Design eth_rx, start of the top module:
module eth_rx (
    input wire i_clk,
    input wire i_reset,
    input wire [31:0] i_xver_rx_data,
    output logic [31:0] m00_axis_tdata,
    output logic [3:0] m00_axis_tkeep,
    output logic m00_axis_tvalid,
    output logic m00_axis_tlast,
    output logic m00_axis_tuser
);
    wire [31:0] rx_gearbox_data_out, rx_descrambled_data;
    wire [1:0] rx_header;
    wire rx_data_valid, rx_header_valid;
    wire rx_gearbox_slip;
    wire [31:0] rx_decoded_data;
    wire [3:0] rx_decoded_ctl;
    rx_gearbox #(.REGISTER_OUTPUT(1))
    u_rx_gearbox (
        .i_clk(i_clk),
        .i_reset(i_reset),
        .i_data(i_xver_rx_data),
        .i_slip(rx_gearbox_slip),
        .o_data(rx_gearbox_data_out),
        .o_header(rx_header),
        .o_data_valid(rx_data_valid),
        .o_header_valid(rx_header_valid)
    );
    lock_state u_lock_state(
        .i_clk(i_clk),
        .i_reset(i_reset),
        .i_header(rx_header),
        .i_valid(rx_header_valid),
        .o_slip(rx_gearbox_slip)
    );
    scrambler #(
        .DESCRAMBLE(1)
    ) u_descrambler(
        .i_clk(i_clk),
        .i_reset(i_reset),
        .i_init_done(!i_reset),
        .i_pause(!rx_data_valid),
        .i_data(rx_gearbox_data_out),
        .o_data(rx_descrambled_data)
    );
    decoder u_decoder(
        .i_reset(i_reset),
        .i_rxc(i_clk),
        .i_rxd(rx_descrambled_data),
        .i_rx_header(rx_header),
        .i_rx_data_valid(rx_data_valid),
        .i_rx_header_valid(rx_header_valid),
        .o_rxd(rx_decoded_data),
        .o_rxctl(rx_decoded_ctl)
    );
    wire [3:0] early_term_loc;
    generate for (genvar gi = 0; gi < 4; gi++) begin: l_early_term_loc
        assign early_term_loc[gi] = rx_data_valid && rx_decoded_data[gi*8 +: 8] == RS_TERM && rx_decoded_ctl[gi];
    end endgenerate
    logic [31:0] xgmii_rx_data;
    logic [3:0] xgmii_rx_ctl;
    logic phy_rx_valid;
    logic [3:0] term_loc;
    always_ff @(posedge i_clk)
    if (i_reset) begin
        xgmii_rx_data <= '0;
  ...
For scale: about 4,800 cells after synthesis, about 430 flip-flops, ~37,000 sq um of cells after synthesis.
clock: 8.13 ns
lec_check: 0
cap_margin: 20
cell_pad_in_sites_global_placement: 1
core_aspect_ratio: 0.85
core_margin: 5
core_utilization: 67
place_density_lb_addon: 0.19
setup_slack_margin: -0.36
slew_margin: 40
run.sh (not shown) runs the stock make flow with config.mk's settings and CLKGATE_MAP_FILE=.
The starting point never finished: it broke off in global placement without I/O (3_1_place_gp_skip_io).
Rerun with:
CELL_PAD_IN_SITES_GLOBAL_PLACEMENT = not set   (was 1)
CORE_ASPECT_RATIO = not set   (was 0.85)
CORE_MARGIN = 2   (was 5)
CORE_UTILIZATION = 68   (was 67)
CTS_CLUSTER_SIZE = 20   (was not set)
PLACE_DENSITY_LB_ADDON = not set   (was 0.19)
SETUP_SLACK_MARGIN = -0.31   (was -0.36)
SLEW_MARGIN = 20   (was 40)
clock period = 5.05 ns   (was 8.13 ns; I/O delays follow)
The changed run finished but failed the layout checks on negative setup slack.
Synthesized area is unchanged.
Synthesized cell count does not change.
Die size decreases by 6.3%.
Rerun with:
CORE_UTILIZATION = 40   (was 68)
CTS_CLUSTER_SIZE = not set   (was 20)
SETUP_SLACK_MARGIN = not set   (was -0.31)
clock period = 6.16 ns   (was 5.05 ns; I/O delays follow)
Outcome:
- The changed run finished with timing, DRC and antenna clean
- core utilization falls by 36 points
- area after synthesis does not change
- die area climbs by well over a third
- cell area falls by a few percent
- worst hold slack got worse by 0.024 ns
Rerun with:
CORE_UTILIZATION = 61   (was 40)
SETUP_SLACK_MARGIN = 1.32   (was not set)
clock period = 4.79 ns   (was 6.16 ns; I/O delays follow)
What happened: This time the run completed, yet does not pass: negative setup slack; register-to-register slack is worse by 0.94 ns; count of clock-buffer cells in the layout is lower by 4; worst hold slack gains 0.030 ns; final cell count rose by about 1.6%; combinational power is higher by about 50%; die size came out lower by 34%; non-clock buffer count rises by 495; clock skew came out lower by 0.016 ns; area after synthesis does not change.
Rerun with:
ABC_AREA = 1   (was not set)
CAP_MARGIN = 10   (was 20)
CORE_UTILIZATION = 70   (was 61)
CTS_CLUSTER_DIAMETER = 138   (was not set)
CTS_CLUSTER_SIZE = 53   (was not set)
SETUP_SLACK_MARGIN = not set   (was 1.32)
clock period = 3.25 ns   (was 4.79 ns; I/O delays follow)
The changed run aborted during global routing (5_1_grt).
Area after synthesis shrinks by about 2.3%.
Die area is lower by about 15%.
Synthesized cell count climbs by about 30%.

========
Starting RTL as in the previous note.
Settings: LEC_CHECK=0, CAP_MARGIN=20, CELL_PAD_IN_SITES_DETAIL_PLACEMENT=0, CORE_MARGIN=2, CORE_UTILIZATION=58, GPL_TIMING_DRIVEN=1, HOLD_SLACK_MARGIN=0.25, PLACE_DENSITY_LB_ADDON=0.06, SETUP_SLACK_MARGIN=1.54, SLEW_MARGIN=20; clock period 5.76 ns.
Then changed:
CELL_PAD_IN_SITES_DETAIL_PLACEMENT = default   (was 0)
CORE_UTILIZATION = 29   (was 58)
GPL_TIMING_DRIVEN = default   (was 1)
HOLD_SLACK_MARGIN = default   (was 0.25)
PLACE_DENSITY_LB_ADDON = default   (was 0.06)
SETUP_SLACK_MARGIN = default   (was 1.54)
clock period = 9.5 ns   (was 5.76 ns; I/O delays follow)
What happened: The new run produced a clean layout. Sequential power falls by about 40%. Wire length falls by about 3%. Sequential cell count does not change. First-iteration DRC count falls by 9.8%. Fmax falls by about 20%. Global-route usage falls by 23 points. Core utilization falls by 37 points. Register-to-register slack gets better by 2400 ps. Total power falls by 39%. Non-clock buffer count falls by 253. Worst setup slack gets better by 2400 ps.
Then changed:
CORE_UTILIZATION = 69   (was 29)
MAX_ROUTING_LAYER = met4   (was default)
SETUP_SLACK_MARGIN = 1.4   (was default)
TNS_END_PERCENT = 100   (was default)
clock period = 6.22 ns   (was 9.5 ns; I/O delays follow)
Final area rises by 3.3%.
Non-clock buffer count rises by 182.
Wire length rises by about 4%.
Worst setup slack degrades by 2000 ps.
Count of clock-buffer cells in the layout falls by 10.
Power rises by 50%.
Register-to-register slack degrades by 2000 ps.
Die area falls by 57%.
Then changed:
CORE_UTILIZATION = 70   (was 69)
CTS_CLUSTER_DIAMETER = 339   (was default)
CTS_CLUSTER_SIZE = 20   (was default)
PLACE_DENSITY_LB_ADDON = 0.03   (was default)
SETUP_SLACK_MARGIN = 1.53   (was 1.4)
TNS_END_PERCENT = default   (was 100)
clock period = 5.39 ns   (was 6.22 ns; I/O delays follow)
=> This time the run ended with an error in global routing (5_1_grt). Synthesized area stays the same. Die size came out lower by 1.4%. Synthesized cell count does not change.
Power figures rest on the tool's default switching activity, not on a simulated workload.
